===== design.v =====
`timescale 1ns / 1ps
module PC(input clk,input rst, 
	input [31:0]jump_address,
	input[31:0] alu_ou_result,
	input [31:0]alu_result,
	input [1:0]pc_source,
	input zero,
	input pcwrite ,
	input pcwrite_cond,
	output reg [31:0] pc_out
    );
	 wire pc_in;
	 assign pc_in=pcwrite||(zero&&pcwrite_cond);
	always@(posedge clk or posedge rst)begin
		if(rst)begin
			pc_out<=0;
		end
		else begin
			if(pc_in)begin
				case(pc_source)
					2'b00:pc_out<=pc_out+1;
					2'b01:pc_out<=alu_ou_result;
					2'b10:pc_out<=jump_address;
					default:pc_out<=alu_result;
				endcase
			end
		end
	end
endmodule
`timescale 1ns / 1ps
module Instruction_reg(input [31:0]instruction,
input IRwrite,
input clk,
input rst,
output reg[5:0]opcode,
output reg[5:0]func,
output reg[31:0]jump_address,
output reg[4:0]rs,
output reg[4:0]rt,
output reg[4:0]rd,
output reg[31:0]signextend
    );
always@(posedge clk or posedge rst)begin
	if(rst)begin
		opcode<=0;
		rs<=0;
		rt<=0;
		rd<=0;
		func<=0;
		jump_address<=0;
		signextend<=0;
	end	
	else begin
		if(IRwrite)begin
			opcode<=instruction[31:26];
			rs<=instruction[25:21];
			rt<=instruction[20:16];
			rd<=instruction[15:11];
			func<=instruction[5:0];
			jump_address<={16'b0, instruction[15:0]};
			signextend<= {{16{instruction[15]}}, instruction[15:0]};
		end	
	end 
end
endmodule
`timescale 1ns / 1ps
module memory_data_register(input [31:0]data_in,
	input clk,input rst,
	output reg [31:0]mdr_result
    );
	always@(posedge clk or posedge rst)begin
		if(rst)begin
			mdr_result<=0;
		end
		else
			mdr_result<=data_in;
	end
endmodule
`timescale 1ns / 1ps
module controlunit (
    input clk,
    input rst,
    input [5:0] opcode,
    output PCWrite,
    output IorD,
    output MemWrite,
    output IRWrite,
    output ALUSrcA,
    output [1:0] ALUSrcB,
    output [1:0] ALUOp,
    output MemtoReg,
    output RegWrite,
    output RegDst,
    output PCWriteCond,
    output MemRead,
    output [1:0] PCSource,
    output Branch
    );
  reg PCWrite_reg, IorD_reg, MemWrite_reg, IRWrite_reg, ALUSrcA_reg, MemtoReg_reg, RegWrite_reg, RegDst_reg, PCWriteCond_reg, MemRead_reg, Branch_reg;
  reg [1:0] PCSource_reg;
  reg [1:0] ALUSrcB_reg;
  reg [1:0] ALUOp_reg;
    reg [3:0] next_state, current_state;
    parameter IDLE = 4'b0000, FETCH = 4'b0001, DECODE = 4'b0010, RTYP1 = 4'b0011, RTYP2 = 4'b0100, LW = 4'b0101,
    LW1 = 4'b0110, LW2 = 4'b0111, SW = 4'b1000, SW1 = 4'b1001, BEQ = 4'b1010, JUMP = 4'b1011;
    always@(posedge clk or posedge rst)
    begin 
        if(rst)
            current_state <= IDLE;
        else
            current_state <= next_state;
    end
    always@(current_state or opcode) begin
        case(current_state)
            IDLE: next_state = FETCH;
            FETCH: next_state= DECODE;
            DECODE: 
                case(opcode)
                    6'b000000: next_state = RTYP1;
                    6'b100011: next_state = LW;
                    6'b101011: next_state = SW;
                    6'b000100: next_state = BEQ;
                    6'b001000: next_state = JUMP;
                    default: next_state = IDLE;
                endcase
            RTYP1: next_state = RTYP2;
            LW: next_state = LW1;
            LW1: next_state = LW2;
            SW: next_state = SW1;
            SW1: next_state = IDLE;
            LW2: next_state = IDLE;
            RTYP2: next_state = IDLE;
            BEQ: next_state = IDLE;
            JUMP: next_state = IDLE;
            default: next_state = IDLE;
        endcase
    end
    always@(current_state)
    begin
            PCWrite_reg = 0;
            IorD_reg = 0;
            MemWrite_reg = 0;
            IRWrite_reg = 0;
            ALUSrcA_reg = 0;
            ALUSrcB_reg = 0;
            ALUOp_reg = 0;
            MemtoReg_reg = 0;
            RegWrite_reg = 0;
            RegDst_reg = 0;
            PCWriteCond_reg = 0;
            MemRead_reg = 0;
            PCSource_reg = 0;
            Branch_reg = 0;
        case(current_state)
            FETCH: begin
                PCWrite_reg = 1;
                IRWrite_reg = 1;
                ALUSrcB_reg = 2'b01;
					 MemRead_reg=1;
            end
            DECODE: begin
                ALUSrcB_reg = 2'b11;
            end
            RTYP1: begin
                ALUSrcA_reg = 1;
                ALUOp_reg = 2'b10;
            end
            RTYP2: begin
                RegDst_reg = 1;
                RegWrite_reg = 1;
            end
            LW, SW: begin
                ALUSrcA_reg = 1;
                ALUSrcB_reg = 2'b10;
            end
            LW1: begin
                IorD_reg = 1;
                MemRead_reg = 1;
            end
            LW2: begin
                MemtoReg_reg = 1;
                RegWrite_reg = 1;
            end
            SW1: begin
                IorD_reg = 1;
                MemWrite_reg = 1;
            end
            BEQ: begin
                ALUSrcA_reg = 1;
                ALUOp_reg = 2'b01;
                PCSource_reg = 2'b01;
                PCWriteCond_reg = 1;
                Branch_reg = 1;
            end
            JUMP: begin
                PCSource_reg = 2'b10;
                PCWrite_reg = 1;
            end
        endcase
    end
    assign PCWrite = PCWrite_reg;
    assign IorD = IorD_reg;
    assign MemWrite = MemWrite_reg;
    assign IRWrite = IRWrite_reg;
    assign ALUSrcA = ALUSrcA_reg;
    assign ALUSrcB = ALUSrcB_reg;
    assign ALUOp = ALUOp_reg;
    assign MemtoReg = MemtoReg_reg;
    assign RegWrite = RegWrite_reg;
    assign RegDst = RegDst_reg;
    assign PCWriteCond = PCWriteCond_reg;
    assign MemRead = MemRead_reg;
    assign PCSource = PCSource_reg;
    assign Branch = Branch_reg;
endmodule
module Registers( input clk,input rst,
	input [4:0]rs,
	input [4:0]rt,
	input [4:0]rd,	
	input regdst,
	input regwrite,
	input memtoreg,
	input[31:0] alu_ou_result,
	input[31:0]mdr_result,
	output reg[31:0]rs_data,
	output reg[31:0]rt_data
    );
	reg [31:0] register [9:0];
	wire [4:0] wa = regdst ? rd : rt;
	always@(*)begin
		if(rst)begin
			rs_data=0;
			rt_data=0;
		end
		else begin
			rs_data=(rs<5'd10)?register[rs]:32'b0;
			rt_data=(rt<5'd10)?register[rt]:32'b0;
		end
	end
	always@(posedge clk)begin
		if(regwrite && wa<5'd10)begin
			if(memtoreg)begin
				register[wa]<=mdr_result;
			end
			else
				register[wa]<=alu_ou_result;
		end
	end
endmodule
module registerA(input clk,input rst, input [31:0]rs_data,
	output reg[31:0]A_out
    );
	always@(posedge clk or posedge rst)begin
		if(rst)
			A_out<=0;
		else
			A_out<=rs_data;
	end
endmodule
module registerB(input clk,input rst, input [31:0]rt_data,
	output reg[31:0]B_out
    );
	always@(posedge clk or posedge rst)begin
		if(rst)
			B_out<=0;
		else
			B_out<=rt_data;
	end
endmodule
module Alu_Control(input clk,input rst,
	input [5:0]func,
	input[1:0]alu_op,
	output reg[3:0] alu_control
    );
	always @(*) begin
    if (rst) begin
        alu_control = 4'b0000;
    end
    else begin
        case (alu_op)
            2'b10: case (func)
                6'b000000: alu_control = 4'b0010;
                6'b000001: alu_control = 4'b0110;
                6'b000010: alu_control = 4'b0000;
                default: alu_control = 4'b0010;
            endcase
            2'b01: alu_control = 4'b0110;
            2'b11: alu_control = 4'b0010;
            default: alu_control = 4'b0010;
        endcase
    end
end
endmodule
module ALU(alu_result,zero,clk,inputA,inputB,signextend,pc,alu_control,alu_src_A,alu_src_B);
  output reg [31:0] alu_result;
  output reg zero;
  input clk;
  input wire [31:0] inputA,inputB;
  input wire [31:0] signextend;
  input wire [31:0]pc;
  input wire [3:0] alu_control;
  input wire alu_src_A;
  input wire [1:0]alu_src_B;
 reg [31:0] input1,input2;
  always@(*)begin
	if(alu_src_A)
		input1=inputA;
	else
		input1=pc;
  end
  always@(*)begin
	case(alu_src_B)
		2'b00:input2=inputB;
		2'b01:input2=1;
		default:input2=signextend;
	endcase	
  end
  always @(*)
      begin
          case (alu_control)
          4'b0010: alu_result = input1 + input2; 
          4'b0110: alu_result = input1 - input2; 
          4'b0000: alu_result = input1 & input2; 
          4'b0001: alu_result = input1 | input2; 
          4'b1100: alu_result = ~(input1 | input2); 
          4'b1001: alu_result = input2 << input1 ; 
          default: alu_result = input1 + input2;
       endcase
      end
  always@(alu_result)       
    begin
      if(alu_result == 32'h0000_0000)
            zero = 1'b1;
        else
            zero = 1'b0;
    end
endmodule
`timescale 1ns / 1ps
module ALUreg(input[31:0]alu_result,
	input clk,input rst,
	output reg[31:0]alu_ou_result
    );
	always@(posedge clk or posedge rst)begin
		if(rst)
			alu_ou_result<=0;
		else
			alu_ou_result<=alu_result;
	end
endmodule
`timescale 1ns / 1ps
module Integration(input clk,
	 input rst,
	 output [31:0]mem_addr,
	 output [31:0]mem_wdata,
	 output mem_we,
	 input [31:0]mem_rdata
 );
 	wire [5:0]func;
	wire [31:0]signextend;
	wire [31:0]rs_data;
	wire [31:0]rt_data;
	 wire [31:0]mdr_result;
	 wire [31:0]A_out;
	  wire [31:0]B_out;
	  wire [31:0]alu_ou_result;
	   wire[3:0]alu_control;
	 wire zero;
	 wire [31:0]instruction;
	 wire [31:0]pc_out;
	 wire [31:0]jump_address;
	 wire [31:0]alu_result;
	 wire [5:0] opcode;
	 wire [4:0] rs;
	 wire [4:0] rt;
	 wire [4:0] rd;
	 wire PCWrite;
	 wire IorD;
	 wire MemWrite;
	 wire IRWrite;
	 wire ALUSrcA;
	 wire [1:0] ALUSrcB;
	 wire [1:0] ALUOp;
	 wire MemtoReg;
	 wire RegWrite;
	 wire RegDst;
	 wire PCWriteCond;
	 wire MemRead;
	 wire [1:0] PCSource;
	 wire Branch;
	assign instruction = mem_rdata;
	assign mem_addr = IorD ? alu_ou_result : pc_out;
	assign mem_wdata = B_out;
	assign mem_we = MemWrite;
PC pc (
    .clk(clk), 
    .rst(rst), 
    .jump_address(jump_address),
    .alu_ou_result(alu_ou_result),
    .alu_result(alu_result),
    .pc_source(PCSource), 
    .zero(zero),
    .pcwrite(PCWrite), 
    .pcwrite_cond(PCWriteCond),
    .pc_out(pc_out)
    );
	Instruction_reg IR (
    .instruction(instruction), 
    .IRwrite(IRWrite), 
    .clk(clk), 
    .rst(rst), 
    .opcode(opcode), 
    .func(func), 
    .jump_address(jump_address), 
    .rs(rs), 
    .rt(rt), 
    .rd(rd), 
    .signextend(signextend)
    );
	 memory_data_register mdr (
    .data_in(mem_rdata), 
    .clk(clk), 
    .rst(rst), 
    .mdr_result(mdr_result)
    );
	 controlunit control (
    .clk(clk), 
    .rst(rst), 
    .opcode(opcode), 
    .PCWrite(PCWrite), 
    .IorD(IorD), 
    .MemWrite(MemWrite), 
    .IRWrite(IRWrite), 
    .ALUSrcA(ALUSrcA), 
    .ALUSrcB(ALUSrcB), 
    .ALUOp(ALUOp), 
    .MemtoReg(MemtoReg), 
    .RegWrite(RegWrite), 
    .RegDst(RegDst), 
    .PCWriteCond(PCWriteCond), 
    .MemRead(MemRead), 
    .PCSource(PCSource), 
    .Branch(Branch)
    );
	Registers registermem (
    .clk(clk), 
    .rst(rst), 
    .rs(rs), 
    .rt(rt), 
    .rd(rd), 
    .regdst(RegDst), 
    .regwrite(RegWrite), 
    .memtoreg(MemtoReg), 
    .alu_ou_result(alu_ou_result), 
    .mdr_result(mdr_result), 
    .rs_data(rs_data), 
    .rt_data(rt_data)
    );
	 registerA Areg (
    .clk(clk), 
    .rst(rst), 
    .rs_data(rs_data), 
    .A_out(A_out)
    );
	 registerB Breg (
    .clk(clk), 
    .rst(rst), 
    .rt_data(rt_data), 
    .B_out(B_out)
    );
	Alu_Control alu_cont(
    .clk(clk), 
    .rst(rst), 
    .func(func), 
    .alu_op(ALUOp), 
    .alu_control(alu_control)
    );
	ALU alu (
    .alu_result(alu_result), 
    .zero(zero), 
	 .clk(clk),
    .inputA(A_out), 
    .inputB(B_out), 
    .signextend(signextend), 
    .pc(pc_out), 
    .alu_control(alu_control), 
    .alu_src_A(ALUSrcA), 
    .alu_src_B(ALUSrcB)
    );
	 ALUreg alureg (
    .alu_result(alu_result), 
    .clk(clk), 
    .rst(rst), 
    .alu_ou_result(alu_ou_result)
    );
endmodule

===== run.sh =====
#!/bin/bash
# the make line also repeats each setting of config.mk as NAME=value (left out here)
make -C /OpenROAD-flow-scripts/flow DESIGN_CONFIG=/design/flow/config.mk WORK_HOME=/design/flow/orfs CLKGATE_MAP_FILE= finish

===== config.mk =====
export PLATFORM = sky130hd
export DESIGN_NAME = Integration
export DESIGN_NICKNAME = Integration
export VERILOG_FILES = /design/flow/design.v
export SDC_FILE = /design/flow/constraint.sdc
export NUM_CORES = 4
export LEC_CHECK = 0
export CAP_MARGIN = 15
export CORE_MARGIN = 2
export CORE_UTILIZATION = 71
export CTS_CLUSTER_SIZE = 41
export SETUP_SLACK_MARGIN = 1.59
export SLEW_MARGIN = 20

===== constraint.sdc =====
create_clock -name core_clock -period 5.44 [get_ports {clk}]
set_input_delay 1.0880 -clock core_clock [delete_from_list [all_inputs] [get_ports {clk}]]
set_output_delay 1.0880 -clock core_clock [all_outputs]
set_load 0.01 [all_outputs]

==> summary.txt, run 1 <==
run results: outcome stopped before the end, stopping stage global routing (5_1_grt), Halt Reason [ERROR GRT-0232] Routing congestion too high. Check the congestion heatmap in the GUI., HPWL after DPL between 70000 and 80000 um, #FFs+latches synth 516, DP Area 0.0310 mm^2, most frequent cells after synthesis edfxtp_1 (320), dfrtp_1 (196), a211oi_1 (137), mux4_2 (128), nand2_1 (125), area reported by Yosys stat around 0.027 mm^2, width of the die between 200 and 250 um, Chip Height between 200 and 250 um, DP Worst Slack -0.785 ns, Distinct cells, synth roughly 86, XOR-XNOR Cells, Area Fraction 0.0169, placed cell count between 2000 and 3000, Num CTS Buffers roughly 46, Mapped Nets ~2200, fp_density 0.724, Post-synth mux share 0.184, # IOs roughly 99, flip-flops with a built-in enable ~320, Basic Gates by Area 0.0871, H-tree levels 2, Commonest flop edfxtp_1, GRT Total Usage 0.801, cell type with the largest total area edfxtp_1, Adder Area Share 0.0181, core region area ~0.038 mm^2, yosys cell count ~2200, Cells after Synth about 2200, Syn Area/Cell between 10 and 15 um^2, RD Place Congestion approximately 0.99, area share of the largest cell type after synthesis 0.351, clk root buf clkbuf_16, row cnt 71, Synth logic family multiplexers, number of buffers added on ports 98, AO/OA Area Share 0.137, Seq share, synth 0.530, most numerous cell in the Yosys netlist edfxtp_1, Top area cell types edfxtp_1 (35%), dfrtp_1 (18%), mux4_2 (11%), Yosys warnings 10, clk sink count ~520, Post-Syn Area 0.0274 mm^2, CTS Buffer Depth 3, chip area 0.0402 mm^2, ys async rst share 0.380, Overflow after GRT 45, post-cts hold-fix buffer tally 0
layer usage:
metal | GRT usage | overflow
met4 | 0.758 | 18
met2 | 0.925 | 26
met5 | 0.410 | 0
met1 | 0.796 | 0
met3 | 0.723 | 1
repair_timing:
action | 4_1_cts
endpoints found under the setup margin | 240
hold endpoints to repair | 0
buffers inserted | 34
pin swaps | 76
gates cloned | 4
resized | 417
==> run 2, diff against run 1 <==
Settings changed: CAP_MARGIN 15 to 20, CELL_PAD_IN_SITES_DETAIL_PLACEMENT from default to 0, CORE_UTILIZATION 71 to 58, CTS_CLUSTER_SIZE 41 to default, SETUP_SLACK_MARGIN 1.59 to default.
Clock period 5.44 ns to 4.85 ns, I/O delays scaled along.
==> run 2 against run 1 <==
  * The layout now fails its checks (negative setup slack)
  * Synthesized area stayed put
  * Die area is 22% higher
  * Synthesized cell count unchanged
==> summary.txt, run 2 <==
impl run done, here's what came out: Post-synth mux share 0.184 (unchanged), fin cells 3215, Final Routed Wirelength approximately 90000 um, Layout Check Failures negative setup slack, outcome complete, but fails checks, Fill cells around 3000, final-report hold violation count 0, RSZ-0062 raised after global routing true, Distinct cells, synth 86 (unchanged), first-pass GRT wire length 134000 um, Sequential cell area ~0.015 mm^2, ys async rst share 0.380 (unchanged), Final setup viols 33, hold_sp IR.rs[4], WP buf/inv 3, row cnt 79 (+11%), reg2reg setup slack -0.80 ns, Top delay family on crit path AND-OR/OR-AND gates, RD Place Congestion 0.989 (unchanged), tool warnings 35, setup_tns -23.81 ns, CP max stage cell dfrtp_1, Seq share, synth 0.530 (unchanged), number of buffers added on ports 98 (unchanged), Commonest flop edfxtp_1, worst reg2reg path depth 27, later-pin clock latency in the skew report between 0.5 and 0.6 ns, placed cell count 3078 (+5.8%), #FFs+latches synth 516 (unchanged), Clock Pin Slew Worst Setup and Hold Paths approximately 0.06 ns, core region area 0.0466 mm^2 (+23%), Hold Path Stages 1, Mapped Nets 2223 (unchanged), clk sink count 516 (unchanged), Adder Area Share 0.0181 (unchanged), Slew Viols, Final 0, Crit Path Class register to register, Slew HR 0.278, clk root buf clkbuf_16, startpoint types register, Area Growth Syn to Fin 26.5%, Initial DRC Count roughly 2600, area share of the largest cell type after synthesis 0.351 (unchanged), vias in the first global route ~21000, Post-Syn Area 0.0274 mm^2 (unchanged), HPWL after DPL 62800 um (-11%), flip-flops with a built-in enable 320 (unchanged), # IOs 99 (unchanged), AO/OA Area Share 0.137 (unchanged), Critical Path Start control.current_state[1], fmax 0.177 GHz, Chip Height 221 um (+10%), Basic Gates by Area 0.0871 (unchanged), yosys cell count 2150 (unchanged), Yosys warnings 10 (unchanged), most frequent cells after synthesis edfxtp_1 (320), dfrtp_1 (196), a211oi_1 (137), mux4_2 (128), nand2_1 (125), crit path to pc.pc_out[7], XOR-XNOR Cells, Area Fraction 0.0169 (unchanged), initial antenna violation count 1, Synth logic family multiplexers, chip area 0.0490 mm^2 (+22%), critical path fanouts, max 7, area reported by Yosys stat 0.0274 mm^2 (unchanged), Routed WL per cell 27.7 um, Cells after Synth 2150 (unchanged), slowest stage delay, CP between 0.4 and 0.5 ns, via count between 20000 and 25000, DP Worst Slack -1.33 ns (-0.545 ns), H-tree levels 2 (unchanged), MaxCap Viol Count 0, minimum hold slack 0.519 ns, # nets final ~2600, Num CTS Buffers 50 (+8.7%), fp_density 0.589 (-0.135), Hold Path Class register to register, clk_skew 0.0151 ns, pin count of the biggest net entering global routing approximately 74, Arrival @ worst endpoint ~6.1 ns, worst-margin pin slew 1.08 ns, most numerous cell in the Yosys netlist edfxtp_1, Setup WS post-layout -0.798 ns, Syn Area/Cell 12.7 um^2 (unchanged), reg2reg end pc.pc_out[7], Inserted Diodes 0, Via density 6.70, Critical Path RT about 5.3 ns, GRT Total Usage 0.361, worst reg2reg startpoint control.current_state[1], cell type with the largest total area edfxtp_1, width of the die 221 um (+10%), Logic area between 0.01 and 0.015 mm^2, WP depth 27, post-cts hold-fix buffer tally 0 (unchanged), CTS Buffer Depth 3 (unchanged), Overflow after GRT 0, Hold EP IR.rs[4], Top area cell types edfxtp_1 (35%), dfrtp_1 (18%), mux4_2 (11%), Final ANT Viol Nets 0, CTS tree built, cycle use final 1.16, Crit. End Element register, DRC Markers 0, TritonRoute pass-1 iters 5, Period minus WS final around 5.6 ns
## run 2: layout make-up
type | count | area share
tap | 607 | 0.0219
inverter | 46 | 0.00509
clock buffer | 65 | 0.0398
clock inverter | 25 | 0.00682
multi-input combinational | 1445 | 0.383
timing repair buffer | 511 | 0.125
sequential | 516 | 0.419
## run 2: per-layer routing
| layer | routed length, um | GRT usage |
|---|---|---|
| met2 | 41800 | 0.572 |
| met3 | 7930 | 0.0599 |
| met1 | 36400 | 0.520 |
| met4 | 3070 | 0.105 |
| met5 | 0 | 0 |
## run 2: per-stage QoR
stage | utilization | instance area (um^2)
2_1_floorplan | - | 27500
6_report | 0.744 | 34700
4_1_cts | 0.734 | 34200
3_5_place_dp | 0.680 | 31700
3_3_place_gp | 0.680 | 31700
5_1_grt | 0.744 | 34700
## run 2: timing repair
action,CTS,global route
gates cloned,2,1
endpoints found under the setup margin,40,40
setup buffers,34,17
resized,148,100
pin swaps,80,32
==> run 3, diff against run 2 <==
Settings changed: CAP_MARGIN 20 to 5, CELL_PAD_IN_SITES_DETAIL_PLACEMENT 0 to default, CORE_MARGIN 2 to 9, CORE_UTILIZATION 58 to 63, CTS_CLUSTER_SIZE from default to 28, GPL_ROUTABILITY_DRIVEN from default to 0, HOLD_SLACK_MARGIN from default to -0.07, MAX_ROUTING_LAYER from default to met4, PLACE_DENSITY from default to 0.56, SETUP_SLACK_MARGIN from default to -0.01, SLEW_MARGIN 20 to 35, TNS_END_PERCENT from default to 85.
Clock period 4.85 ns to 9.35 ns, I/O delays scaled along.
==> run 3 against run 2 <==
  * Now clean on timing, DRC and antenna
  * Final cell count decreased by 12%
  * First-iteration DRC count about the same
  * Core utilization decreased by 1.6 points
  * Wire length decreased by 6.8%
  * Synthesized cell count unchanged
  * Via count decreased by 6.6%
  * Worst hold slack improved by 0.027 ns
  * Clock-buffer cell count increased by 2
  * Sequential cell count unchanged
  * Die area increased by 4.7%
==> summary.txt, run 3 <==
impl run done, here's what came out: cycle use final 0.832 (-0.333), Routed WL per cell 29.4 um (+6.0%), Top delay family on crit path AND-OR/OR-AND gates, Seq share, synth 0.530 (unchanged), Logic area 0.0123 mm^2 (-7.4%), Num CTS Buffers 51 (+2.0%), clk_skew 0.0127 ns (-0.00237 ns), Slew HR 0.415 (+0.137), via count 20100 (-6.6%), CTS tree built, worst reg2reg path depth 27 (unchanged), Fill cells 2819 (-7.2%), Area Growth Syn to Fin 12.7%, AO/OA Area Share 0.137 (unchanged), WP buf/inv 3 (unchanged), setup_tns 0 ns (+23.81 ns), cell type with the largest total area edfxtp_1, Distinct cells, synth 86 (unchanged), CTS Buffer Depth 3 (unchanged), GRT Total Usage 0.330 (-0.0308), slowest stage delay, CP 0.71 ns (+0.30 ns), Hold EP IR.opcode[5], most numerous cell in the Yosys netlist edfxtp_1, row cnt 75 (-5.1%), vias in the first global route 19600 (-7.2%), core region area 0.0424 mm^2 (-8.9%), outcome no timing/DRC/antenna violations, Post CTS Setup Buffer Count 0 (-100%), Via density 7.12 (+6.3%), Syn Area/Cell 12.7 um^2 (unchanged), pin count of the biggest net entering global routing 71 (-4.1%), Final Routed Wirelength 83100 um (-6.8%), H-tree levels 2 (unchanged), Clock Pin Slew Worst Setup and Hold Paths 0.06 ns (about the same), Cells after Synth 2150 (unchanged), Overflow after GRT 0 (unchanged), ys async rst share 0.380 (unchanged), width of the die 227 um (+2.3%), final-report hold violation count 0 (unchanged), critical path fanouts, max 23 (+16), XOR-XNOR Cells, Area Fraction 0.0169 (unchanged), initial antenna violation count 3 (+2), Setup WS post-layout 1.57 ns (+2.37 ns), Slew Viols, Final 0 (unchanged), Final ANT Viol Nets 0 (unchanged), Crit. End Element register, later-pin clock latency in the skew report 0.57 ns (about the same), #FFs+latches synth 516 (unchanged), Commonest flop edfxtp_1, Post-synth mux share 0.184 (unchanged), HPWL after DPL 55600 um (-11%), Final setup viols 0 (-100%), Initial DRC Count 2598 (-0.077%), fp_density 0.646 (+0.0574), most frequent cells after synthesis edfxtp_1 (320), dfrtp_1 (196), a211oi_1 (137), mux4_2 (128), nand2_1 (125), reg2reg setup slack 1.57 ns (+2.37 ns), clk sink count 516 (unchanged), Adder Area Share 0.0181 (unchanged), number of buffers added on ports 98 (unchanged), Top area cell types edfxtp_1 (35%), dfrtp_1 (18%), mux4_2 (11%), flip-flops with a built-in enable 320 (unchanged), startpoint types register, Basic Gates by Area 0.0871 (unchanged), # IOs 99 (unchanged), TritonRoute pass-1 iters 6 (+1), # nets final 2276 (-14%), Synth logic family multiplexers, Hold Path Stages 1 (unchanged), Hold Path Class register to register, clk root buf clkbuf_16, DRC Markers 0 (unchanged), chip area 0.0513 mm^2 (+4.7%), Arrival @ worst endpoint 8.24 ns (+2.14 ns), fmax 0.129 GHz (-27%), WP depth 27 (unchanged), tool warnings 32 (-8.6%), Period minus WS final 7.78 ns (+2.13 ns), hold_sp IR.opcode[5], crit path to pc.pc_out[7], Most Frequent Cell on Critical Path o21ai_0, MaxCap Viol Count 0 (unchanged), Post-Syn Area 0.0274 mm^2 (unchanged), Chip Height 227 um (+2.3%), DP Worst Slack 1.46 ns (+2.79 ns), Mapped Nets 2223 (unchanged), worst reg2reg startpoint control.current_state[0], RSZ-0062 raised after global routing false, CP max stage cell o21ai_2, area share of the largest cell type after synthesis 0.351 (unchanged), first-pass GRT wire length 123000 um (-8.4%), reg2reg end pc.pc_out[7], worst-margin pin slew 0.870 ns (-0.211 ns), Critical Path RT 9.81 ns (+4.50 ns), post-cts hold-fix buffer tally 0 (unchanged), yosys cell count 2150 (unchanged), post-CTS sizing 0 (-100%), Critical Path Start control.current_state[0], area reported by Yosys stat 0.0274 mm^2 (unchanged), Sequential cell area 0.0145 mm^2 (about the same), Yosys warnings 10 (unchanged), Crit Path Class register to register
[run 3: stage by stage]
| stage | instance area (um^2) | cells | util | hold slack (ns) |
|---|---|---|---|---|
| floorplan | 27400 | 2150 | - | 0.482 |
| global placement | 29000 | 2726 | 0.684 | 0.511 |
| detailed placement | 29000 | 2726 | 0.684 | 0.530 |
| CTS | 30800 | 2821 | 0.727 | 0.550 |
| global route | 30900 | 2824 | 0.728 | 0.579 |
| finish | 30900 | 2825 | 0.728 | 0.546 |
[run 3: cell type report]
| type | instances | area share |
|---|---|---|
| repair buffers | 143 | 0.0438 |
| multi-input cells | 1445 | 0.398 |
| clock inverters | 28 | 0.0132 |
| well taps | 577 | 0.0234 |
| inverters | 46 | 0.00571 |
| diodes | 3 | 0.000243 |
| flip-flops and latches | 516 | 0.470 |
| clock buffers | 67 | 0.0456 |
[run 3: layer usage]
metal	track usage	vias to the layer above	wire, um
li1	-	8544	-
met1	0.438	10100	32600
met2	0.504	1269	38400
met3	0.0736	228	9110
met4	0.108	0	2970
met5	-	-	0
==> run 4, diff against run 3 <==
Settings changed: CAP_MARGIN 5 to 10, CORE_MARGIN 9 to 2, CORE_UTILIZATION 63 to 71, CTS_CLUSTER_SIZE 28 to 42, GPL_ROUTABILITY_DRIVEN 0 to default, HOLD_SLACK_MARGIN -0.07 to default, MAX_ROUTING_LAYER met4 to default, PLACE_DENSITY 0.56 to default, SETUP_SLACK_MARGIN -0.01 to -0.29, SLEW_MARGIN 35 to 20, TNS_END_PERCENT 85 to default.
Clock period 9.35 ns to 5.53 ns, I/O delays scaled along.
==> run 4 against run 3 <==
  * The run now fails in global routing (5_1_grt)
  * Die area is 22% lower
  * Synthesized area is the same
  * Synthesized cell count unchanged
==> summary.txt, run 4 <==
run results: outcome stopped before the end, stopping stage global routing (5_1_grt), Basic Gates by Area 0.0871 (unchanged), RD Place Congestion about 1.0, most frequent cells after synthesis edfxtp_1 (320), dfrtp_1 (196), a211oi_1 (137), mux4_2 (128), nand2_1 (125), CTS Buffer Depth 3 (unchanged), chip area 0.0402 mm^2 (-22%), Distinct cells, synth 86 (unchanged), width of the die 200 um (-12%), Yosys warnings 10 (unchanged), Chip Height 200 um (-12%), ys async rst share 0.380 (unchanged), clk sink count 516 (unchanged), Post-Syn Area 0.0274 mm^2 (unchanged), Seq share, synth 0.530 (unchanged), Synth logic family multiplexers, yosys cell count 2150 (unchanged), cell type with the largest total area edfxtp_1, Syn Area/Cell 12.7 um^2 (unchanged), Post-synth mux share 0.184 (unchanged), area share of the largest cell type after synthesis 0.351 (unchanged), Mapped Nets 2223 (unchanged), Commonest flop edfxtp_1, Num CTS Buffers 47 (-7.8%), #FFs+latches synth 516 (unchanged), number of buffers added on ports 98 (unchanged), XOR-XNOR Cells, Area Fraction 0.0169 (unchanged), row cnt 71 (-5.3%), Cells after Synth 2150 (unchanged), core region area 0.0378 mm^2 (-11%), fp_density 0.724 (+0.0780), Adder Area Share 0.0181 (unchanged), area reported by Yosys stat 0.0274 mm^2 (unchanged), clk root buf clkbuf_16, Top area cell types edfxtp_1 (35%), dfrtp_1 (18%), mux4_2 (11%), # IOs 99 (unchanged), AO/OA Area Share 0.137 (unchanged), HPWL after DPL 67600 um (+22%), flip-flops with a built-in enable 320 (unchanged), H-tree levels 2 (unchanged), most numerous cell in the Yosys netlist edfxtp_1
run 4: stage by stage:
stage | instances | worst slack, ns | instance area [um^2] | hold WS [ns]
2_1_floorplan | 2150 | -2.68 | 27500 | 0.482
3_3_place_gp | 2895 | -0.497 | 30800 | 0.496
3_5_place_dp | 2897 | -0.703 | 30900 | 0.519
4_1_cts | 2992 | -0.287 | 32900 | 0.559
run 4: timing repair:
item | 4_1_cts
endpoints found under the setup margin | 32
pin swaps | 18
buffers inserted | 8
endpoints found under the hold margin | 0
gates resized | 50
hold buffers | 0
==> run 5, diff against run 4 <==
Settings changed: CAP_MARGIN 10 to 20, CELL_PAD_IN_SITES_GLOBAL_PLACEMENT from default to 0, CORE_MARGIN 2 to 6, CORE_UTILIZATION 71 to 40, CTS_CLUSTER_DIAMETER from default to 239, CTS_CLUSTER_SIZE 42 to default, GPL_TIMING_DRIVEN from default to 0, SETUP_SLACK_MARGIN -0.29 to default, TNS_END_PERCENT from default to 95.
Clock period 5.53 ns to 8.0 ns, I/O delays scaled along.
==> run 5 against run 4 <==
  * Now clean on timing, DRC and antenna
  * Synthesized area is the same
  * Synthesized cell count is the same
  * Die area grew 86%
==> summary.txt, run 5 <==
impl run done, here's what came out: slowest stage delay, CP around 0.76 ns, WP depth 19, via count approximately 20000, Final setup viols 0, reg2reg end pc.pc_out[8], Adder Area Share 0.0181 (unchanged), worst-margin pin slew 1.17 ns, MaxCap Viol Count 0, CTS tree built, #FFs+latches synth 516 (unchanged), Clock Pin Slew Worst Setup and Hold Paths 0.06 ns, TritonRoute pass-1 iters 5, fin cells 3249, Critical Path RT around 8.5 ns, reg2reg setup slack ~0.43 ns, Overflow after GRT 0, Critical Path Start rst, Routed WL per cell 29.1 um, Area Growth Syn to Fin 16.3%, Num CTS Buffers 51 (+8.5%), Mapped Nets 2223 (unchanged), Setup WS post-layout about 0.31 ns, chip area 0.0749 mm^2 (+86%), final-report hold violation count 0, crit path to pc.pc_out[8], hold_sp IR.rs[4], Initial DRC Count 1819, # nets final 2408, Post-synth mux share 0.184 (unchanged), Basic Gates by Area 0.0871 (unchanged), startpoint types primary input, Final ANT Viol Nets 0, flip-flops with a built-in enable 320 (unchanged), Period minus WS final between 7 and 8 ns, Distinct cells, synth 86 (unchanged), fmax about 0.13 GHz, clk_skew 0.0270 ns, Chip Height 274 um (+37%), area reported by Yosys stat 0.0274 mm^2 (unchanged), most numerous cell in the Yosys netlist edfxtp_1, vias in the first global route 20300, Hold Path Stages 1, cell type with the largest total area edfxtp_1, yosys cell count 2150 (unchanged), initial antenna violation count 1, Arrival @ worst endpoint approximately 8.2 ns, WP buf/inv 4, Crit Path Class primary input to register, DRC Markers 0, outcome no timing/DRC/antenna violations, CP max stage cell clkdlybuf4s50_1, Top delay family on crit path AND-OR/OR-AND gates, fp_density 0.406 (-0.318), Cells after Synth 2150 (unchanged), width of the die 274 um (+37%), post-cts hold-fix buffer tally 0 (unchanged), ys async rst share 0.380 (unchanged), Crit. End Element register, Synth logic family multiplexers, Final Routed Wirelength 94700 um, CTS Buffer Depth 3 (unchanged), Via density between 6 and 7, area share of the largest cell type after synthesis 0.351 (unchanged), GRT Total Usage 0.247, HPWL after DPL 73400 um (+8.5%), placed cell count 3146 (+8.6%), cycle use final 0.961, critical path fanouts, max 10, Syn Area/Cell 12.7 um^2 (unchanged), Most Frequent Cell on Critical Path clkbuf_1, worst reg2reg path depth 29, core region area 0.0675 mm^2 (+78%), Commonest flop edfxtp_1, # IOs 99 (unchanged), critical-path cell list clkdlybuf4s50_1, a21oi_2, clkbuf_1, nor2_1, xnor2_1, ha_1, clkbuf_1, nand2_1, o21ai_0, o22ai_1, a2111oi_2, mux2i_1, o311ai_1, a2111oi_0, nand4_1, o21ai_4, buf_6, o21ai_1, a22o_1, first-pass GRT wire length between 100000 and 150000 um, Yosys warnings 10 (unchanged), DP Worst Slack -0.817 ns (-0.114 ns), tool warnings 31, row cnt 95 (+34%), Seq share, synth 0.530 (unchanged), clk sink count 516 (unchanged), later-pin clock latency in the skew report 0.60 ns, Top area cell types edfxtp_1 (35%), dfrtp_1 (18%), mux4_2 (11%), H-tree levels 2 (unchanged), AO/OA Area Share 0.137 (unchanged), RD Place Congestion 0.989 (-4.9%), RSZ-0062 raised after global routing false, worst reg2reg startpoint control.current_state[0], Slew Viols, Final 0, Hold EP IR.rs[4], Hold Path Class register to register, most frequent cells after synthesis edfxtp_1 (320), dfrtp_1 (196), a211oi_1 (137), mux4_2 (128), nand2_1 (125), number of buffers added on ports 98 (unchanged), pin count of the biggest net entering global routing 36, Post-Syn Area 0.0274 mm^2 (unchanged), Fill cells about 6000, Slew HR 0.210, XOR-XNOR Cells, Area Fraction 0.0169 (unchanged), clk root buf clkbuf_16
## run 5: metal layers
layer  vias up  track usage  part of all wire
met4         0       0.0911             0.042
met5         -            0                 0
met3       207       0.0355             0.064
met2       855        0.404              0.47
met1     10300        0.338              0.42
li1       8802            -                 -
## run 5: timing repair
| item | CTS | global route |
|---|---|---|
| buffers inserted | 0 | 7 |
| resized | 7 | 9 |
| hold endpoints to repair | 0 | 0 |
| endpoints found under the setup margin | 32 | 32 |
| gates cloned | 1 | 0 |
| pin swaps | 0 | 1 |
## run 5: metrics by stage
| step | cell area (um^2) | util | setup TNS (ns) | hold slack, ns |
|---|---|---|---|---|
| 2_1_floorplan | 27400 | - | -20.09 | 0.482 |
| 3_3_place_gp | 29500 | 0.437 | -274.27 | 0.501 |
| 3_5_place_dp | 30000 | 0.445 | -23.06 | 0.514 |
| 4_1_cts | 31800 | 0.471 | 0 | 0.527 |
| 5_1_grt | 31900 | 0.472 | 0 | 0.534 |
| 6_report | 31900 | 0.472 | 0 | 0.521 |
## run 5: final cells by class
class                           count  area (um^2)  share of cell area
Buffer                            143          601              0.0188
Tap cell                          873         1090              0.0343
Timing Repair Buffer              131         1450              0.0456
Antenna cell                        1         2.50           0.0000785
Inverter                           46          176             0.00553
Multi-Input combinational cell   1445        12300               0.386
Timing Repair inverter              1         5.00            0.000157
Sequential cell                   516        14500               0.455
Clock inverter                     22          285             0.00895
Clock buffer                       71         1450              0.0455
==> run 6, diff against run 5 <==
Settings changed: CAP_MARGIN 20 to 5, CELL_PAD_IN_SITES_GLOBAL_PLACEMENT 0 to default, CORE_MARGIN 6 to 9, CORE_UTILIZATION 40 to 63, CTS_CLUSTER_DIAMETER 239 to default, GPL_TIMING_DRIVEN 0 to default, HOLD_SLACK_MARGIN from default to -0.07, MAX_ROUTING_LAYER from default to met4, PLACE_DENSITY_LB_ADDON from default to 0.21, SLEW_MARGIN 20 to 25, TNS_END_PERCENT 95 to 85.
==> run 6 against run 5 <==
  * Sequential cell count unchanged
  * First-iteration DRC count up 62%
  * Synthesized area unchanged
  * Die area down 32%
  * Critical path depth up 9
  * Critical endpoint is now pc.pc_out[6]
  * Largest cell class unchanged
==> summary.txt, run 6 <==
impl run done, here's what came out: Hold Path Class register to register, Clock Pin Slew Worst Setup and Hold Paths 0.06 ns (about the same), Slew HR 0.364 (+0.154), core region area 0.0424 mm^2 (-37%), Period minus WS final 7.14 ns (-0.546 ns), clk sink count 516 (unchanged), XOR-XNOR Cells, Area Fraction 0.0169 (unchanged), reg2reg end pc.pc_out[6], Adder Area Share 0.0181 (unchanged), Num CTS Buffers 48 (-5.9%), RSZ-0062 raised after global routing false, clk_skew 0.0145 ns (-0.0125 ns), Cells after Synth 2150 (unchanged), DRC Markers 0 (unchanged), WP depth 28 (+9), Arrival @ worst endpoint 7.59 ns (-0.58 ns), fmax 0.140 GHz (+7.6%), Syn Area/Cell 12.7 um^2 (unchanged), Distinct cells, synth 86 (unchanged), worst-margin pin slew 0.950 ns (-0.216 ns), cycle use final 0.893 (-0.0683), Slew Viols, Final 0 (unchanged), worst reg2reg path depth 28 (-3.4%), yosys cell count 2150 (unchanged), vias in the first global route 20100 (-1.2%), Critical Path Start control.current_state[0], CP max stage cell o31a_2, via count 20600 (+2.4%), tool warnings 31 (unchanged), Hold EP IR.opcode[4], most numerous cell in the Yosys netlist edfxtp_1, RD Place Congestion 0.976 (-1.3%), fp_density 0.646 (+0.240), # nets final 2274 (-5.6%), Most Frequent Cell on Critical Path o21ai_0, critical path fanouts, max 27 (+17), Commonest flop edfxtp_1, startpoint types register, Top area cell types edfxtp_1 (35%), dfrtp_1 (18%), mux4_2 (11%), clk root buf clkbuf_16, #FFs+latches synth 516 (unchanged), width of the die 227 um (-17%), Initial DRC Count 2944 (+62%), final-report hold violation count 0 (unchanged), WP buf/inv 3 (-1), Final Cell Area 0.0307 mm^2 (-3.8%), TritonRoute pass-1 iters 6 (+1), H-tree levels 2 (unchanged), Yosys warnings 10 (unchanged), Post-synth mux share 0.184 (unchanged), Overflow after GRT 0 (unchanged), AO/OA Area Share 0.137 (unchanged), row cnt 75 (-21%), Post CTS Setup Buffer Count 0 (unchanged), number of buffers added on ports 98 (unchanged), Final setup viols 0 (unchanged), Via density 7.31 (+18%), Basic Gates by Area 0.0871 (unchanged), outcome no timing/DRC/antenna violations, HPWL after DPL 57300 um (-22%), Critical Path RT 8.45 ns (-0.03 ns), # IOs 99 (unchanged), cell type with the largest total area edfxtp_1, MaxCap Viol Count 0 (unchanged), initial antenna violation count 9 (+8), first-pass GRT wire length 130000 um (-5.8%), slowest stage delay, CP 0.49 ns (-0.27 ns), chip area 0.0513 mm^2 (-32%), Final Routed Wirelength 87500 um (-7.6%), Top delay family on crit path AND-OR/OR-AND gates, Synth logic family multiplexers, pin count of the biggest net entering global routing 78 (+120%), later-pin clock latency in the skew report 0.57 ns (-0.03 ns), Final Util 0.723 (+0.251), Crit Path Class register to register, Final ANT Viol Nets 0 (unchanged), Seq share, synth 0.530 (unchanged), Chip Height 227 um (-17%), flip-flops with a built-in enable 320 (unchanged), Post-Syn Area 0.0274 mm^2 (unchanged), CTS tree built, Hold Path Stages 1 (unchanged), hold_sp IR.opcode[4], CTS Buffer Depth 3 (unchanged), crit path to pc.pc_out[6], minimum hold slack 0.548 ns (+0.0271 ns), DP Area 0.0291 mm^2 (-3.2%), reg2reg setup slack 0.86 ns (+0.43 ns), worst reg2reg startpoint control.current_state[0], GRT Total Usage 0.350 (+0.103), Area Growth Syn to Fin 12.0%, area share of the largest cell type after synthesis 0.351 (unchanged), Routed WL per cell 31.0 um (+6.3%), most frequent cells after synthesis edfxtp_1 (320), dfrtp_1 (196), a211oi_1 (137), mux4_2 (128), nand2_1 (125), area reported by Yosys stat 0.0274 mm^2 (unchanged), ys async rst share 0.380 (unchanged), Mapped Nets 2223 (unchanged), Crit. End Element register
[run 6: stage by stage]
stage	TNS, ns	setup WS [ns]	std cells
6_report	0	0.857	2823
5_1_grt	0	0.212	2822
4_1_cts	0	0.776	2818
3_5_place_dp	0	0.817	2728
3_3_place_gp	0	0.974	2728
2_1_floorplan	-20.09	-0.706	2150
[run 6: what timing repair did]
item / CTS / global route
setup endpoints to repair: 0 / 5
gates resized: 0 / 1
hold buffers: 0 / 0
[run 6: layout make-up]
class	instances	area, um^2
flip-flops and latches	516	14500
multi-input cells	1445	12300
fillers	2766	11700
clock buffers	67	1370
repair buffers	144	1330
well taps	577	722
clock inverters	23	229
inverters	46	176
diodes	5	12.5
[run 6: metal layers]
metal / track usage / wire length, um
met1: 0.470 / 33300
met2: 0.537 / 41100
met3: 0.0696 / 10000
met4: 0.111 / 3020
met5: - / 0
==> run 7, diff against run 6 <==
Settings changed: ABC_AREA from default to 1, CAP_MARGIN 5 to 20, CORE_MARGIN 9 to 2, CORE_UTILIZATION 63 to 66, CTS_CLUSTER_SIZE from default to 75, HOLD_SLACK_MARGIN -0.07 to default, MAX_ROUTING_LAYER met4 to default, PLACE_DENSITY_LB_ADDON 0.21 to default, SLEW_MARGIN 25 to 20, TNS_END_PERCENT 85 to default.
Clock period 8.0 ns to 4.24 ns, I/O delays scaled along.
==> run 7 against run 6 <==
  * Now fails the layout checks on negative setup slack
  * Sequential share of layout area decreased by 5.6 points
  * Setup slack got worse by 1.7 ns
  * Largest cell class unchanged
==> summary.txt, run 7 <==
impl run done, here's what came out: outcome complete, but fails checks, Layout Check Failures negative setup slack, hold_sp pc.pc_out[31], CTS Buffer Depth 3 (unchanged), crit path to pc.pc_out[2], worst-margin pin slew 1.19 ns (+0.236 ns), Hold Path Class register to register, reg2reg end pc.pc_out[2], first-pass GRT wire length 160000 um (+23%), startpoint types register, GRT Total Usage 0.480 (+0.130), Critical Path RT 4.77 ns (-3.68 ns), # IOs 99 (unchanged), met1 WL 35500 um (+6.7%), Mapped Nets 3383 (+52%), critical path fanouts, max 8 (-70%), worst reg2reg startpoint control.current_state[0], Top area cell types edfxtp_1 (34%), dfrtp_1 (18%), nand2_1 (12%), Cells after Synth 3310 (+54%), RD Place Congestion 1.04 (+6.8%), final-report hold violation count 0 (unchanged), Slew HR 0.209 (-0.155), DRC Markers 0 (unchanged), Adder Area Share 0.0177 (-0.000378), Most Frequent Cell on Critical Path nand2_4, Final setup viols 47 (+47), fmax 0.197 GHz (+41%), Chip Height 210 um (-7.3%), Overflow after GRT 0 (unchanged), post-cts hold-fix buffer tally 0 (unchanged), Via density 6.74 (-7.7%), Crit. End Element register, Initial DRC Count 5145 (+75%), Critical Path Start control.current_state[0], fp_density 0.669 (+0.0227), most frequent cells after synthesis nand2_1 (863), inv_1 (348), edfxtp_1 (320), a21oi_1 (262), nor2_1 (247), Routed WL per cell 25.2 um (-19%), AO/OA Area Share 0.161 (+0.0241), Yosys warnings 10 (unchanged), Period minus WS final 5.07 ns (-2.07 ns), via count 28800 (+40%), Slew Viols, Final 0 (unchanged), CP max stage cell dfrtp_2, met3 WL 16600 um (+66%), Distinct cells, synth 59 (-31%), Arrival @ worst endpoint 5.60 ns (-1.99 ns), number of buffers added on ports 98 (unchanged), Post-synth mux share 0.00644 (-0.178), ys async rst share 0.380 (unchanged), Post-Syn Area 0.0280 mm^2 (+2.1%), Num CTS Buffers 51 (+6.3%), WP buf/inv 5 (+2), vias in the first global route 27800 (+38%), slowest stage delay, CP 0.43 ns (-0.06 ns), most numerous cell in the Yosys netlist nand2_1, later-pin clock latency in the skew report 0.64 ns (+0.07 ns), Crit Path Class register to register, clk sink count 516 (unchanged), cycle use final 1.20 (+0.303), CTS tree built, Clock Pin Slew Worst Setup and Hold Paths 0.06 ns (about the same), Hold EP pc.pc_out[31], cell type with the largest total area edfxtp_1, Hold Path Stages 2 (+1), flip-flops with a built-in enable 320 (unchanged), clk root buf clkbuf_16, chip area 0.0441 mm^2 (-14%), row cnt 75 (unchanged), Final ANT Viol Nets 0 (unchanged), area reported by Yosys stat 0.0280 mm^2 (+2.1%), initial antenna violation count 3 (-6), uppermost layer routed met5, Seq share, synth 0.519 (-0.0111), Top delay family on crit path simple AND/OR/NAND/NOR gates, XOR-XNOR Cells, Area Fraction 0.0103 (-0.00661), worst reg2reg path depth 36 (+29%), reg2reg setup slack -0.83 ns (-1.69 ns), wire length on met2 47000 um (+14%), #FFs+latches synth 516 (unchanged), TritonRoute pass-1 iters 11 (+5), Fill cells 2371 (-14%), clk_skew 0.0565 ns (+0.0419 ns), setup_tns -27.08 ns (-27.08 ns), Final Routed Wirelength 108000 um (+23%), Syn Area/Cell 8.45 um^2 (-34%), yosys cell count 3310 (+54%), tool warnings 42 (+35%), Commonest flop edfxtp_1, Area Growth Syn to Fin 24.4%, width of the die 210 um (-7.3%), HPWL after DPL 68600 um (+20%), Basic Gates by Area 0.212 (+0.125), Synth logic family simple AND/OR/NAND/NOR gates, WP depth 36 (+29%), RSZ-0062 raised after global routing true, core region area 0.0419 mm^2 (-1.3%), Setup WS post-layout -0.832 ns (-1.69 ns), H-tree levels 2 (unchanged), MaxCap Viol Count 0 (unchanged), pin count of the biggest net entering global routing 235 (+200%), DP Worst Slack -1.04 ns (-1.85 ns), # nets final 3765 (+66%), area share of the largest cell type after synthesis 0.343 (-0.00732)
-- run 7: layout make-up --
type / instances / area [um^2] / area share
Sequential cell: 516 / 14500 / 0.417
Multi-Input combinational cell: 2261 / 12300 / 0.355
Timing Repair Buffer: 500 / 4220 / 0.121
Clock buffer: 67 / 1440 / 0.0414
Inverter: 362 / 1370 / 0.0394
Tap cell: 539 / 674 / 0.0194
Clock inverter: 29 / 240 / 0.00690
Antenna cell: 1 / 2.50 / 0.0000719
-- run 7: metrics by stage --
| stage | cells | utilization | instance area (um^2) | hold slack (ns) |
|---|---|---|---|---|
| global route | 4274 | 0.832 | 34800 | 0.537 |
| detailed placement | 4126 | 0.761 | 31800 | 0.503 |
| floorplan | 3310 | - | 28000 | 0.476 |
| finish | 4275 | 0.832 | 34800 | 0.526 |
| CTS | 4265 | 0.820 | 34300 | 0.518 |
| global placement | 4126 | 0.761 | 31800 | 0.496 |
-- run 7: layer usage --
layer  track usage  up-vias
met3         0.127      802
met1         0.616    13100
met5             0        -
met2         0.743     2839
met4         0.277        2
li1              -    12100
-- run 7: repair_timing --
action / 4_1_cts / 5_1_grt
hold endpoints to repair: 0 / 0
resized: 127 / 151
setup endpoints to repair: 59 / 96
gates cloned: 3 / 1
setup buffers: 42 / 19
pin swaps: 52 / 102
==> run 8, diff against run 7 <==
Settings changed: ABC_AREA 1 to default, CAP_MARGIN 20 to 10, CORE_UTILIZATION 66 to 71, CTS_CLUSTER_SIZE 75 to 37, SETUP_SLACK_MARGIN from default to -0.29.
Clock period 4.24 ns to 5.63 ns, I/O delays scaled along.
==> run 8 against run 7 <==
  * The run now fails in global routing (5_1_grt)
  * Synthesized area decreased by 2.1%
  * Synthesized cell count decreased by 35%
  * Die area decreased by 8.8%
==> summary.txt, run 8 <==
run results: outcome stopped before the end, stopping stage global routing (5_1_grt), Post-Syn Area 0.0274 mm^2 (-2.1%), flip-flops with a built-in enable 320 (unchanged), RD Place Congestion 0.998 (-4.2%), post-cts hold-fix buffer tally 0 (unchanged), XOR-XNOR Cells, Area Fraction 0.0169 (+0.00661), yosys cell count 2150 (-35%), Adder Area Share 0.0181 (+0.000378), Chip Height 200 um (-4.5%), Basic Gates by Area 0.0871 (-0.125), #FFs+latches synth 516 (unchanged), row cnt 71 (-5.3%), width of the die 200 um (-4.5%), Top area cell types edfxtp_1 (35%), dfrtp_1 (18%), mux4_2 (11%), fp_density 0.724 (+0.0554), chip area 0.0402 mm^2 (-8.8%), most numerous cell in the Yosys netlist edfxtp_1, ys async rst share 0.380 (unchanged), core region area 0.0378 mm^2 (-9.6%), Seq share, synth 0.530 (+0.0111), area reported by Yosys stat 0.0274 mm^2 (-2.1%), Distinct cells, synth 86 (+46%), Syn Area/Cell 12.7 um^2 (+51%), H-tree levels 2 (unchanged), HPWL after DPL 67800 um (-1.1%), number of buffers added on ports 98 (unchanged), most frequent cells after synthesis edfxtp_1 (320), dfrtp_1 (196), a211oi_1 (137), mux4_2 (128), nand2_1 (125), DP Area 0.0307 mm^2 (-3.5%), Mapped Nets 2223 (-34%), Cells after Synth 2150 (-35%), area share of the largest cell type after synthesis 0.351 (+0.00732), Post-synth mux share 0.184 (+0.178), Commonest flop edfxtp_1, CTS Buffer Depth 3 (unchanged), Yosys warnings 10 (unchanged), clk sink count 516 (unchanged), Synth logic family multiplexers, Num CTS Buffers 47 (-7.8%), # IOs 99 (unchanged), AO/OA Area Share 0.137 (-0.0241), cell type with the largest total area edfxtp_1, clk root buf clkbuf_16
==> run 8: through the flow <==
stage	hold slack [ns]	cells	setup slack, ns
2_1_floorplan	0.482	2150	-2.60
3_3_place_gp	0.498	2877	-0.354
3_5_place_dp	0.528	2877	-0.575
4_1_cts	0.585	2969	-0.280
==> run 8: repair_timing <==
item,in CTS
buffers inserted,4
pin swaps,12
setup endpoints to repair,32
gates resized,29
==> run 9, diff against run 8 <==
Settings changed: CAP_MARGIN 10 to 20, CELL_PAD_IN_SITES_GLOBAL_PLACEMENT from default to 2, CORE_MARGIN 2 to 6, CORE_UTILIZATION 71 to 40, CTS_CLUSTER_DIAMETER from default to 239, CTS_CLUSTER_SIZE 37 to default, GPL_TIMING_DRIVEN from default to 1, SETUP_SLACK_MARGIN -0.29 to default, TNS_END_PERCENT from default to 95.
Clock period 5.63 ns to 8.49 ns, I/O delays scaled along.
==> run 9 against run 8 <==
  * The run now finishes clean
  * Die area up 86%
  * Synthesized cell count unchanged
  * Synthesized area unchanged
==> summary.txt, run 9 <==
impl run done, here's what came out: outcome no timing/DRC/antenna violations, ys async rst share 0.380 (unchanged), Crit Path Class register to register, Most Frequent Cell on Critical Path o21ai_0, Hold Path Class register to register, area share of the largest cell type after synthesis 0.351 (unchanged), minimum hold slack about 0.54 ns, Slew HR 0.364, Num CTS Buffers 55 (+17%), Syn Area/Cell 12.7 um^2 (unchanged), via count roughly 19000, post-CTS sizing 0 (-100%), Sequential cell area around 0.015 mm^2, Final ANT Viol Nets 0, Post CTS Setup Buffer Count 0 (-4), CTS Buffer Depth 3 (unchanged), row cnt 95 (+34%), Final Util 0.465, CTS tree built, fp_density 0.406 (-0.318), RD Place Congestion 0.892 (-11%), HPWL after DPL 67100 um (-1.1%), #FFs+latches synth 516 (unchanged), AO/OA Area Share 0.137 (unchanged), clk root buf clkbuf_16, DRC Markers 0, clk sink count 516 (unchanged), Post-synth mux share 0.184 (unchanged), # IOs 99 (unchanged), crit path to pc.pc_out[7], Area Growth Syn to Fin 14.5%, Hold EP IR.opcode[5], Top delay family on crit path AND-OR/OR-AND gates, yosys cell count 2150 (unchanged), MaxCap Viol Count 0, number of buffers added on ports 98 (unchanged), core region area 0.0675 mm^2 (+78%), tool warnings 36, flip-flops with a built-in enable 320 (unchanged), Logic area 0.0123 mm^2, width of the die 274 um (+37%), cycle use final 0.907, final-report hold violation count 0, Critical Path Start control.current_state[0], most frequent cells after synthesis edfxtp_1 (320), dfrtp_1 (196), a211oi_1 (137), mux4_2 (128), nand2_1 (125), TritonRoute pass-1 iters 6, first-pass GRT wire length between 100000 and 150000 um, Fill cells between 6000 and 7000, Clock Pin Slew Worst Setup and Hold Paths roughly 0.060 ns, Commonest flop edfxtp_1, post-cts hold-fix buffer tally 0 (unchanged), Yosys warnings 10 (unchanged), worst-margin pin slew between 0.9 and 1 ns, later-pin clock latency in the skew report approximately 0.62 ns, vias in the first global route 19300, WP buf/inv 2, worst reg2reg startpoint control.current_state[0], H-tree levels 2 (unchanged), Top area cell types edfxtp_1 (35%), dfrtp_1 (18%), mux4_2 (11%), reg2reg end pc.pc_out[7], XOR-XNOR Cells, Area Fraction 0.0169 (unchanged), Post-Syn Area 0.0274 mm^2 (unchanged), initial antenna violation count 3, Overflow after GRT 0, Final setup viols 0, Mapped Nets 2223 (unchanged), Crit. End Element register, startpoint types register, Initial DRC Count about 1600, most numerous cell in the Yosys netlist edfxtp_1, Final Routed Wirelength 96000 um, fmax about 0.13 GHz, Via density about 6.1, clk_skew between 0.02 and 0.03 ns, Distinct cells, synth 86 (unchanged), Hold Path Stages 1, hold_sp IR.opcode[5], chip area 0.0749 mm^2 (+86%), Basic Gates by Area 0.0871 (unchanged), Chip Height 274 um (+37%), setup_tns 0 ns, slowest stage delay, CP about 0.5 ns, Slew Viols, Final 0, pin count of the biggest net entering global routing ~140, critical path fanouts, max 15, Seq share, synth 0.530 (unchanged), CP max stage cell nor3b_1, cell type with the largest total area edfxtp_1, Synth logic family multiplexers, Routed WL per cell between 30 and 40 um, # nets final roughly 2300, RSZ-0062 raised after global routing false, Cells after Synth 2150 (unchanged), area reported by Yosys stat 0.0274 mm^2 (unchanged), Arrival @ worst endpoint about 8 ns, Adder Area Share 0.0181 (unchanged), worst reg2reg path depth 26, WP depth 26, Critical Path RT roughly 9 ns, reg2reg setup slack between 0.7 and 0.8 ns, GRT Total Usage 0.252, Period minus WS final 7.70 ns
run 9: layer usage:
| metal | vias to the layer above | global-route usage | routed length [um] |
|---|---|---|---|
| li1 | 8586 | - | - |
| met1 | 10000 | 0.375 | 44500 |
| met2 | 556 | 0.395 | 44300 |
| met3 | 113 | 0.0363 | 5070 |
| met4 | 0 | 0.0565 | 2080 |
| met5 | - | 0 | 0 |
run 9: final cells by class:
type                    instances  share of cell area
multi-input cells            1445               0.392
well taps                     873              0.0348
repair buffers                154              0.0451
inverters                      46             0.00562
clock inverters                28             0.00953
flip-flops and latches        516               0.463
clock buffers                  76              0.0499
diodes                          1           0.0000797
run 9: metrics by stage:
stage / instance area (um^2) / std cells / setup slack [ns]
5_1_grt: 31400 / 3138 / 0.149
6_report: 31400 / 3139 / 0.786
3_3_place_gp: 29500 / 3034 / 0.890
3_5_place_dp: 29500 / 3034 / 0.890
4_1_cts: 31400 / 3138 / 0.881
2_1_floorplan: 27400 / 2150 / -0.314
==> run 10, diff against run 9 <==
Settings changed: ABC_AREA from default to 0, CAP_MARGIN 20 to 5, CELL_PAD_IN_SITES_GLOBAL_PLACEMENT 2 to default, CORE_MARGIN 6 to 2, CORE_UTILIZATION 40 to 43, CTS_CLUSTER_DIAMETER 239 to default, GPL_TIMING_DRIVEN 1 to 0, MAX_ROUTING_LAYER from default to met4, SETUP_SLACK_MARGIN from default to 0.38, TNS_END_PERCENT 95 to default.
Clock period 8.49 ns to 9.36 ns, I/O delays scaled along.
==> run 10 against run 9 <==
  * Still clean on timing, DRC and antenna
  * Fmax decreased by 9.5%
  * Core utilization increased by 3.8 points
  * Synthesized area unchanged
  * Sequential cell count stayed put
  * Clock skew decreased by 0.0076 ns
  * Wire length shrank 2.2%
  * Register-to-register slack better by 0.06 ns
  * Non-clock buffer count is 113 higher
  * Worst hold slack got worse by 0.016 ns
  * Critical path type unchanged
==> summary.txt, run 10 <==
impl run done, here's what came out: outcome no timing/DRC/antenna violations, CP max stage cell nor3b_1, Hold Path Stages 1 (unchanged), Crit. End Element register, initial antenna violation count 1 (-2), Final Cell Area 0.0317 mm^2 (+0.98%), Overflow after GRT 0 (unchanged), clk root buf clkbuf_16, HPWL after DPL 72400 um (+7.9%), DP Worst Slack 0.694 ns (-0.196 ns), Adder Area Share 0.0181 (unchanged), Post CTS Setup Buffer Count 0 (unchanged), RD Place Congestion 0.955 (+7.1%), slowest stage delay, CP 0.56 ns (+0.05 ns), worst reg2reg path depth 29 (+12%), # nets final 2401 (+4.8%), #FFs+latches synth 516 (unchanged), Clock Pin Slew Worst Setup and Hold Paths 0.07 ns (about the same), Final Routed Wirelength 93800 um (-2.2%), Syn Area/Cell 12.7 um^2 (unchanged), CTS Buffer Depth 3 (unchanged), Seq share, synth 0.530 (unchanged), fp_density 0.434 (+0.0285), crit path to pc.pc_out[25], tool warnings 30 (-17%), reg2reg end pc.pc_out[25], H-tree levels 2 (unchanged), DP Area 0.0299 mm^2 (+1.5%), core region area 0.0631 mm^2 (-6.6%), RSZ-0062 raised after global routing false, Chip Height 256 um (-6.3%), Critical Path Start control.current_state[0], CTS tree built, WP depth 29 (+12%), Setup WS post-layout 0.850 ns (+0.0637 ns), vias in the first global route 20100 (+4.2%), width of the die 256 um (-6.3%), cell type with the largest total area edfxtp_1, cycle use final 0.909 (+0.00180), WP buf/inv 4 (+2), ys async rst share 0.380 (unchanged), Hold EP IR.rs[4], Cells after Synth 2150 (unchanged), DRC Markers 0 (unchanged), Inserted Diodes 0 (-1), Final ANT Viol Nets 0 (unchanged), TritonRoute pass-1 iters 5 (-1), pin count of the biggest net entering global routing 36 (-73%), Basic Gates by Area 0.0871 (unchanged), clk_skew 0.0220 ns (-0.00762 ns), Most Frequent Cell on Critical Path o21ai_0, Num CTS Buffers 52 (-5.5%), Crit Path Class register to register, # IOs 99 (unchanged), critical path fanouts, max 10 (-5), worst reg2reg startpoint control.current_state[0], via count 20000 (+4.0%), area reported by Yosys stat 0.0274 mm^2 (unchanged), Synth logic family multiplexers, yosys cell count 2150 (unchanged), Critical Path RT 9.87 ns (+0.90 ns), Slew Viols, Final 0 (unchanged), most numerous cell in the Yosys netlist edfxtp_1, Post-Syn Area 0.0274 mm^2 (unchanged), Post-synth mux share 0.184 (unchanged), row cnt 92 (-3.2%), startpoint types register, clk sink count 516 (unchanged), final-report hold violation count 0 (unchanged), Distinct cells, synth 86 (unchanged), chip area 0.0658 mm^2 (-12%), Slew HR 0.306 (-0.0580), Arrival @ worst endpoint 9.02 ns (+0.84 ns), most frequent cells after synthesis edfxtp_1 (320), dfrtp_1 (196), a211oi_1 (137), mux4_2 (128), nand2_1 (125), Routed WL per cell 29.2 um (-4.5%), area share of the largest cell type after synthesis 0.351 (unchanged), setup_tns 0 ns (unchanged), Fill cells 5513 (-9.5%), Commonest flop edfxtp_1, GRT Total Usage 0.290 (+0.0375), worst-margin pin slew 1.02 ns (+0.0765 ns), flip-flops with a built-in enable 320 (unchanged), Top area cell types edfxtp_1 (35%), dfrtp_1 (18%), mux4_2 (11%), Yosys warnings 10 (unchanged), Hold Path Class register to register, Via density 6.23 (+1.6%), later-pin clock latency in the skew report 0.60 ns (-0.02 ns), first-pass GRT wire length 137000 um (-2.1%), hold_sp IR.rs[4], Area Growth Syn to Fin 15.6%, minimum hold slack 0.521 ns (-0.0156 ns), fmax 0.118 GHz (-9.5%), Final setup viols 0 (unchanged), reg2reg setup slack 0.85 ns (+0.06 ns), Initial DRC Count 1855 (+13%), Period minus WS final 8.51 ns (+0.806 ns), XOR-XNOR Cells, Area Fraction 0.0169 (unchanged), Mapped Nets 2223 (unchanged), AO/OA Area Share 0.137 (unchanged), Top delay family on crit path AND-OR/OR-AND gates, number of buffers added on ports 98 (unchanged), MaxCap Viol Count 0 (unchanged)
==> run 10: cell type report <==
type,instances,area [um^2],share of cell area
multi-input combinational,1445,12200,0.386
clock inverter,22,239,0.00754
buffer,143,592,0.0187
clock buffer,71,1500,0.0472
inverter,46,176,0.00557
timing repair buffer,124,1370,0.0434
sequential,516,14500,0.458
tap,846,1060,0.0334
==> run 10: routing by layer <==
| layer | GRT usage | routed length, um | up-vias |
|---|---|---|---|
| met4 | 0.0887 | 3030 | 0 |
| met3 | 0.0318 | 5510 | 174 |
| met2 | 0.463 | 44800 | 826 |
| li1 | - | - | 8785 |
| met5 | - | 0 | - |
| met1 | 0.393 | 40500 | 10200 |
==> run 10: metrics by stage <==
step                      utilization  std cells
final                           0.502       3213
after global routing            0.502       3213
after floorplan                     -       2150
after global placement          0.467       3094
after detailed placement        0.475       3120
after CTS                       0.502       3213
==> run 10: timing repair <==
item,4_1_cts,5_1_grt
hold buffers,0,0
gates resized,0,1
setup endpoints to repair,0,2
